== trial 74 ==
==> flow/design.v (excerpt) <==
module alu16bit (
  input clk,                 
  input reset,               
  input [2:0] operation,     
  input [15:0] operand_A,
  input [15:0] operand_B,
  output reg [31:0] result, 
  output reg carry_flag,
  output reg zero_flag
);
make LEC_CHECK=0 CAP_MARGIN=20 CORE_MARGIN=2 CORE_UTILIZATION=40 SLEW_MARGIN=20 finish   # period 7.11 ns
run.sh (not shown) runs the stock make flow with config.mk's settings and CLKGATE_MAP_FILE=.
What trial 68 does differently from trial 74 at the input level:
Settings: putting CTS_CLUSTER_SIZE at 100 where nothing was set; putting SETUP_SLACK_MARGIN at -0.22 where nothing was set; putting CTS_CLUSTER_DIAMETER at 379 where nothing was set; swapping 7.11 for 7.2 in the clock period (ns, I/O delays scaled along).
### Flow results
Trial 68 against trial 74; instance count on the critical path is down by a little under 10%. When the final numbers for trial 68 and trial 74 were put side by side, the hold slack turned out to be smaller in trial 74. Number of inserted filler cells in the final layout, trial 68 and trial 74: larger value in trial 68. Trial 74 → trial 68: cell area down 4.3%; overall routed net length decreased about 3%; number of standard cells in the layout, taps in and fillers out dropped 50; number of nets in the layout saw a decrease; sequential share of cell area up 0.18 points. NOTE: final critical-path share of the clock period in trial 68 exceeds that of trial 74. Across both runs, number of clock buffer instances in the layout was higher for trial 68 than for trial 74. Nothing crashed in trial 68 and all stages finished; the problem is that the final layout failed, the offending checks being setup timing.


Starting RTL as in the previous note.
Settings: LEC_CHECK=0, ABC_AREA=0, CAP_MARGIN=30, CELL_PAD_IN_SITES_DETAIL_PLACEMENT=2, CORE_MARGIN=3, CORE_UTILIZATION=60, CTS_CLUSTER_SIZE=86, GPL_ROUTABILITY_DRIVEN=1, MAX_ROUTING_LAYER=met5, MIN_ROUTING_LAYER=met2, PLACE_DENSITY_LB_ADDON=0.06, SETUP_SLACK_MARGIN=0.85, SLEW_MARGIN=25, TNS_END_PERCENT=75; clock period 12.4 ns.
The starting point stopped in detailed placement on DPL-0033.
Then changed:
Settings changed: CELL_PAD_IN_SITES_DETAIL_PLACEMENT 2 to 0, CORE_MARGIN 3 to 2, CORE_UTILIZATION 60 to 64, CTS_CLUSTER_DIAMETER from default to 57, CTS_CLUSTER_SIZE 86 to 68, HOLD_SLACK_MARGIN from default to 0.08, MIN_ROUTING_LAYER met2 to met1, SETUP_SLACK_MARGIN 0.85 to default, TNS_END_PERCENT 75 to default.
Clock period 12.4 ns to 7.35 ns, I/O delays scaled along.
=> The new run finished with negative setup slack left; die size falls by 8.6%; synthesized cell count stays the same; synthesized area is unchanged.


Setup of run 2:
alu16bit again, from the RTL that the note above started with.
clock: 6.0 ns
lec_check: 0
abc_area: 1
cap_margin: 20
core_margin: 2
core_utilization: 62
slew_margin: 20
No final results exist for run 2, since it was stopped by error GRT-0116 during global routing (5_1_grt).
Input-level comparison between run 5 and run 2:
- changing CORE_UTILIZATION from 62 to 69
- setting CTS_CLUSTER_SIZE to 100 for the first time
- changing the clock period (ns, I/O delays scaled along) from 6.0 to 7.11
## What came out
None of the runs run 2 and run 5 ends with a clean layout.
Run 2 never completed, since it errored out during global routing (5_1_grt).
As of run 5, final estimated routing congestion in global placement had fallen by a few percent compared to run 2.
Re buffer count from post-CTS setup fixing: run 5 is 63 down on run 2.
Looking only at post-detailed-placement half-perimeter wirelength, and setting everything else aside, the lower value of run 2 and run 5 goes to run 5.
Run 2 has higher cell resize tally after clock tree synthesis than run 5.
Instance area after placement was higher in the run labelled run 2.
Re async set or reset register ratio after synthesis: no difference whatsoever between run 5 and run 2.
Looking at pre-CTS setup slack across run 2 and run 5, the one that comes out lower is run 2.
Compared with run 2, run 5 shows die span in y that has gone down by a few percent.
The total core area in run 2 is 1.12 times that in run 5.
[compare] base=run 2 new=run 5: share of the core filled by cells before placement grew by 7.4 points, area of the die shrank by 9.9%.


== amber ==
Starting RTL as in the previous note.
Settings: LEC_CHECK=0, CAP_MARGIN=20, CORE_MARGIN=2, CORE_UTILIZATION=40, PLACE_DENSITY=0.95, SETUP_SLACK_MARGIN=-0.22, SLEW_MARGIN=20, TNS_END_PERCENT=35; clock period 7.2 ns.
From the logs: amber reached the end of the flow and failed the layout checks with setup timing.
For cedar, these inputs were changed with respect to amber:
- a change of SETUP_SLACK_MARGIN from -0.22 to -0.55
- a change of CORE_MARGIN from 2 to 3
- an added GPL_TIMING_DRIVEN of 0
- a change of TNS_END_PERCENT from 35 to 30
- a change of SLEW_MARGIN from 20 to 5
- an added GPL_ROUTABILITY_DRIVEN of 0
- a deleted PLACE_DENSITY that had been 0.95
- an added CELL_PAD_IN_SITES_GLOBAL_PLACEMENT of 3
==> comparison <==
- Status amber: flow complete, layout not clean - setup timing
- cedar -> stages 100% | layout checks FAIL | setup timing
- Taking amber as the reference, in cedar post-detailed-routing wire length -7.6%; initial antenna violation count -1; final worst-path cycle share -2.0 points.
- cedar ended up with a lower antenna diode instance count than amber did.
## Diff of input files: harbor against cedar
- swapping 3 for 2 in CORE_MARGIN
- swapping 5 for 20 in SLEW_MARGIN
- clearing TNS_END_PERCENT, which used to be 30
- clearing GPL_TIMING_DRIVEN, which used to be 0
- clearing GPL_ROUTABILITY_DRIVEN, which used to be 0
- clearing CELL_PAD_IN_SITES_GLOBAL_PLACEMENT, which used to be 3
- putting MAX_ROUTING_LAYER at met4 where nothing was set
- swapping 40 for 65 in CORE_UTILIZATION
- clearing SETUP_SLACK_MARGIN, which used to be -0.55
- putting CTS_CLUSTER_SIZE at 57 where nothing was set
==> results <==
As the logs show, harbor stopped at global routing after a tool error, so it never reached the end of the flow.
Diff cedar -> harbor | core outline area | down by more than a quarter
In the floorplan summary, harbor is listed with a die area less than that of cedar.
Changes observed in harbor relative to cedar: chip height shrank by 22%; half-perimeter wire length of the detailed placement result shrank by about 0.5%; mean instance size in the synthesized netlist held steady.
### harbor -> nickel
- CTS_CLUSTER_SIZE removed (was 57)
- CORE_UTILIZATION changed from 65 to 53
- PLACE_DENSITY newly set to 0.8
- MAX_ROUTING_LAYER removed (was met4)
- SETUP_SLACK_MARGIN newly set to -0.22
--- outcome ---
Total placed instance area of nickel falls short of that of harbor slightly. Synthesized cell area across nickel and harbor: no real change. Taking nickel as 1.0, harbor lands at 4.3 on number of cells upsized or downsized after cts. Of the runs nickel and harbor, none of them finished clean. nickel finished every stage; the final checks, however, were not passed, the failures being setup timing. The flow ended early for harbor: it failed with a tool error in global routing. Number of standard cells after synthesis: harbor vs nickel identical. Lower starting utilization of the core area goes to nickel over harbor. nickel against harbor: yosys-reported design area after synthesis flat, number of cell rows went up by 6, die size +about 22%.
